==> inputs of run F <==
==> flow/design.v <==
`timescale 1ns/1ps
module ddr2_test
	(
	input  wire          clk,
	input  wire          reset,
	input  wire          writes_en,
	input  wire          reads_en,
	input  wire          calib_done, 
	output reg           ib_re,
	input  wire [31:0]   ib_data,
	input  wire [7:0]    ib_count,  
	input  wire          ib_valid,
	input  wire          ib_empty,
	output reg           ob_we,
	output reg  [31:0]   ob_data,
	input  wire [9:0]    ob_count,
	output reg           p0_rd_en_o, 
	input  wire          p0_rd_empty,
	input  wire [31:0]   p0_rd_data,
	input  wire          p0_cmd_full,
	output reg           p0_cmd_en,
	output reg  [2:0]    p0_cmd_instr,
	output reg  [29:0]   p0_cmd_byte_addr,
	output wire [5:0]    p0_cmd_bl_o, 
	input  wire          p0_wr_full,
	output reg           p0_wr_en,
	output reg  [31:0]   p0_wr_data,
	output wire [3:0]    p0_wr_mask,
	output reg [26:0]		MEMORY_COUNT  
	);
localparam FIFO_SIZE      = 1024;
localparam BURST_LEN      = 10;   
wire        rd_fifo_afull;
reg  [29:0] cmd_byte_addr_wr, cmd_byte_addr_rd;
reg  [5:0]  burst_cnt;
reg         write_mode;
reg         read_mode;
reg         reset_d;
assign p0_cmd_bl_o = BURST_LEN - 1;
assign p0_wr_mask = 4'b0000;
always @(posedge clk) write_mode <= writes_en;
always @(posedge clk) read_mode <= reads_en;
always @(posedge clk) reset_d <= reset;
integer state;
localparam s_idle  = 0,
           s_write1 = 10,
           s_write2 = 11,
           s_write3 = 12,
           s_read1 = 20,
           s_read2 = 21,
           s_read3 = 22,
           s_read4 = 23,
			  s_writecmd0 = 30,
			  s_writecmd1 = 31,
			  s_readcmd0 = 40,
			  s_readcmd1 = 41;
always @(posedge clk) begin
	if (reset_d) begin
		state           	<= s_idle;
		burst_cnt       	<= BURST_LEN;
		cmd_byte_addr_wr  <= 0;
		cmd_byte_addr_rd  <= 0;
		p0_cmd_instr 		<= 3'b0;
		p0_cmd_byte_addr 	<= 30'b0;
		MEMORY_COUNT		<= 0;
		p0_cmd_instr 	<= 3'd0;
		p0_cmd_en 		<= 1'b0;
		p0_wr_en 		<= 1'b0;
		p0_rd_en_o 		<= 1'b0;
		ib_re 			<= 1'b0;
		ob_we 			<= 1'b0;
	end else begin
		case (state)
			s_idle: begin
				p0_cmd_en 	<= 1'b0;  
				p0_wr_en 	<= 1'b0;	
				p0_rd_en_o 	<= 1'b0;
				ib_re 		<= 1'b0;
				ob_we 		<= 1'b0;
				burst_cnt <= BURST_LEN;
				if ((p0_cmd_full == 1'b0) && (p0_cmd_en == 1'b0) && calib_done==1 && write_mode==1 && (ib_count >= BURST_LEN) && (MEMORY_COUNT<(27'd0-4*BURST_LEN))) begin
					state <= s_write1;
				end else if ((p0_cmd_full == 1'b0) && (p0_cmd_en == 1'b0) && calib_done==1 && read_mode==1 && (ob_count<(FIFO_SIZE-1-4*BURST_LEN) ) && (MEMORY_COUNT>4*BURST_LEN)) begin
					state <= s_readcmd0;
				end
			end
			s_write1: begin
				p0_wr_en <= 1'b0;					  
				ib_re <= 1'b1;
				state <= s_write2;
			end
			s_write2: begin
				ib_re <= 1'b0;
				if(ib_valid==1) begin
					p0_wr_data <= ib_data;
					burst_cnt <= burst_cnt - 1;
					state <= s_write3;
				end
			end
			s_write3: begin
				if (p0_wr_full == 1'b0) begin
					p0_wr_en   <= 1'b1;
					if (burst_cnt == 6'd0) begin
						state <= s_writecmd0;
						MEMORY_COUNT	  <= MEMORY_COUNT+4*BURST_LEN;
					end else begin
						state 			  <= s_write1;
					end
				end
			end
			s_writecmd0: begin
				p0_wr_en    	  <= 1'b0;
				p0_cmd_byte_addr <= cmd_byte_addr_wr;
				cmd_byte_addr_wr <= cmd_byte_addr_wr + 4*BURST_LEN;  
				p0_cmd_instr     <= 3'b000;
				state 			  <= s_writecmd1;
			end
			s_writecmd1: begin
				p0_cmd_en <= 1'b1;				 
				state <= s_idle;					 
			end
			s_readcmd0: begin
				p0_cmd_instr <= 3'b001;						 	 
				p0_cmd_byte_addr <= cmd_byte_addr_rd; 	 
				state <= s_readcmd1;	
			end
			s_readcmd1: begin
				p0_cmd_en <= 1'b1;					 
				state <= s_read1;	
			end
			s_read1: begin
				p0_cmd_en <= 1'b0;				  
				if (p0_rd_empty==0) begin 		  
					p0_rd_en_o  <= 1'b1;			  
					state <= s_read2;
				end
			end
			s_read2: begin
				ob_data <= p0_rd_data;		 
				p0_rd_en_o  <= 1'b0;					 	 
				state <= s_read3;
			end
			s_read3: begin
				ob_we 		  <= 1'b1;		 
				burst_cnt <= burst_cnt - 1;		 
				state <= s_read4;
			end
			s_read4: begin
				ob_we <= 1'b0;								 
				if ((burst_cnt == 6'd0)) begin 	 
					MEMORY_COUNT <= MEMORY_COUNT - 4*BURST_LEN; 			 
					cmd_byte_addr_rd	<= cmd_byte_addr_rd + 4*BURST_LEN;  
					state <= s_idle;
				end else begin
					state <= s_read1;
				end
			end
		endcase
	end
end
endmodule
==> flow/run.sh <==
#!/bin/bash
# the make line also repeats each setting of config.mk as NAME=value (left out here)
make -C /OpenROAD-flow-scripts/flow DESIGN_CONFIG=/design/flow/config.mk WORK_HOME=/design/flow/orfs CLKGATE_MAP_FILE= finish
==> flow/config.mk <==
export PLATFORM = sky130hd
export DESIGN_NAME = ddr2_test
export DESIGN_NICKNAME = ddr2_test
export VERILOG_FILES = /design/flow/design.v
export SDC_FILE = /design/flow/constraint.sdc
export NUM_CORES = 4
export LEC_CHECK = 0
export ABC_AREA = 1
export CAP_MARGIN = 30
export CELL_PAD_IN_SITES_DETAIL_PLACEMENT = 1
export CORE_ASPECT_RATIO = 0.97
export CORE_MARGIN = 8
export CORE_UTILIZATION = 30
export CTS_CLUSTER_DIAMETER = 297
export CTS_CLUSTER_SIZE = 39
export GPL_ROUTABILITY_DRIVEN = 0
export GPL_TIMING_DRIVEN = 0
export MAX_ROUTING_LAYER = met5
export SETUP_SLACK_MARGIN = -0.07
export SLEW_MARGIN = 5
export TNS_END_PERCENT = 15
==> flow/constraint.sdc <==
create_clock -name core_clock -period 3.4 [get_ports {clk}]
set_input_delay 0.6800 -clock core_clock [delete_from_list [all_inputs] [get_ports {clk}]]
set_output_delay 0.6800 -clock core_clock [all_outputs]
set_load 0.01 [all_outputs]
==> run C (differences from run F) <==
ABC_AREA = default   (was 1)
CAP_MARGIN = 20   (was 30)
CELL_PAD_IN_SITES_DETAIL_PLACEMENT = default   (was 1)
CORE_ASPECT_RATIO = default   (was 0.97)
CORE_MARGIN = 2   (was 8)
CORE_UTILIZATION = 40   (was 30)
CTS_CLUSTER_DIAMETER = default   (was 297)
CTS_CLUSTER_SIZE = default   (was 39)
GPL_ROUTABILITY_DRIVEN = default   (was 0)
GPL_TIMING_DRIVEN = default   (was 0)
MAX_ROUTING_LAYER = default   (was met5)
PLACE_DENSITY = 0.6   (was default)
SETUP_SLACK_MARGIN = default   (was -0.07)
SLEW_MARGIN = 20   (was 5)
TNS_END_PERCENT = default   (was 15)
==> flow/constraint.sdc (replaced) <==
create_clock -name core_clock -period 2.43 [get_ports {clk}]
set_input_delay 0.4860 -clock core_clock [delete_from_list [all_inputs] [get_ports {clk}]]
set_output_delay 0.4860 -clock core_clock [all_outputs]
set_load 0.01 [all_outputs]
==> run Z (differences from run F) <==
CAP_MARGIN = 20   (was 30)
CELL_PAD_IN_SITES_DETAIL_PLACEMENT = default   (was 1)
CORE_ASPECT_RATIO = default   (was 0.97)
CORE_MARGIN = 2   (was 8)
CORE_UTILIZATION = 51   (was 30)
CTS_CLUSTER_DIAMETER = default   (was 297)
CTS_CLUSTER_SIZE = 99   (was 39)
GPL_ROUTABILITY_DRIVEN = default   (was 0)
GPL_TIMING_DRIVEN = default   (was 0)
MAX_ROUTING_LAYER = default   (was met5)
PLACE_DENSITY = 0.6   (was default)
SETUP_SLACK_MARGIN = default   (was -0.07)
SLEW_MARGIN = 20   (was 5)
TNS_END_PERCENT = 10   (was 15)
==> flow/constraint.sdc (replaced) <==
create_clock -name core_clock -period 1.07 [get_ports {clk}]
set_input_delay 0.2140 -clock core_clock [delete_from_list [all_inputs] [get_ports {clk}]]
set_output_delay 0.2140 -clock core_clock [all_outputs]
set_load 0.01 [all_outputs]
==> run B (differences from run F) <==
ABC_AREA = default   (was 1)
CORE_ASPECT_RATIO = default   (was 0.97)
CORE_MARGIN = 3   (was 8)
CORE_UTILIZATION = 44   (was 30)
GPL_TIMING_DRIVEN = default   (was 0)
MAX_ROUTING_LAYER = met4   (was met5)
==> results <==
quantity                                                                                   run C           run B            run F            run Z
Outcome                                                                           finished clean  finished clean   finished clean  failed layout checks
Layout check failures                                                                          -               -                -     setup timing
Via count                                                                                   6519            6873             8322             9371
Sequential portion of the cell area                                                       0.4042          0.4116           0.3801           0.3292
Met3 wire length                                                                        1.274 mm        1.320 mm         1.228 mm         1.535 mm
Die area                                                                              21920 um^2      20550 um^2       34810 um^2       18180 um^2
Hold path startpoint                                                                    state[8]           ib_re  p0_cmd_instr[0]         reads_en
FP Util                                                                                   0.4088          0.4543           0.3050           0.5245
Post-route clock period utilization                                                       0.8970          0.7335           0.6630            1.550
Sum of negative setup slack                                                                 0 ns            0 ns             0 ns        -42.74 ns
Worst min path class                                                                     reg2reg         reg2reg          reg2reg           in2reg
Total setup buffers inserted after CTS                                                         0               0                0               21
Cell depth of the worst min-delay path                                                         1               2                2                1
Wire length on met2                                                                     9.450 mm        12.51 mm         15.88 mm         15.71 mm
Die outline height                                                                      148.0 um        143.3 um         184.0 um         134.8 um
Power Internal                                                                          5.061 mW        3.626 mW         3.536 mW         11.32 mW
Area of the placeable core                                                            20300 um^2      18270 um^2       28620 um^2       16640 um^2
Util after Layout                                                                         0.5570          0.6077           0.4196           0.8608
P_leak                                                                                  3.813 nW        3.730 nW         4.502 nW         6.030 nW
Clock input transition at the sequential cells of the worst setup and hold paths         0.07 ns         0.07 ns          0.09 ns          0.07 ns
Worst max-slew margin expressed relative to the limit                                     0.6046          0.3539           0.4462                -
R2R Setup Slk                                                                            0.25 ns         0.91 ns          1.32 ns         -0.59 ns
No activity file was given, so power comes from the tool's default toggle rates.
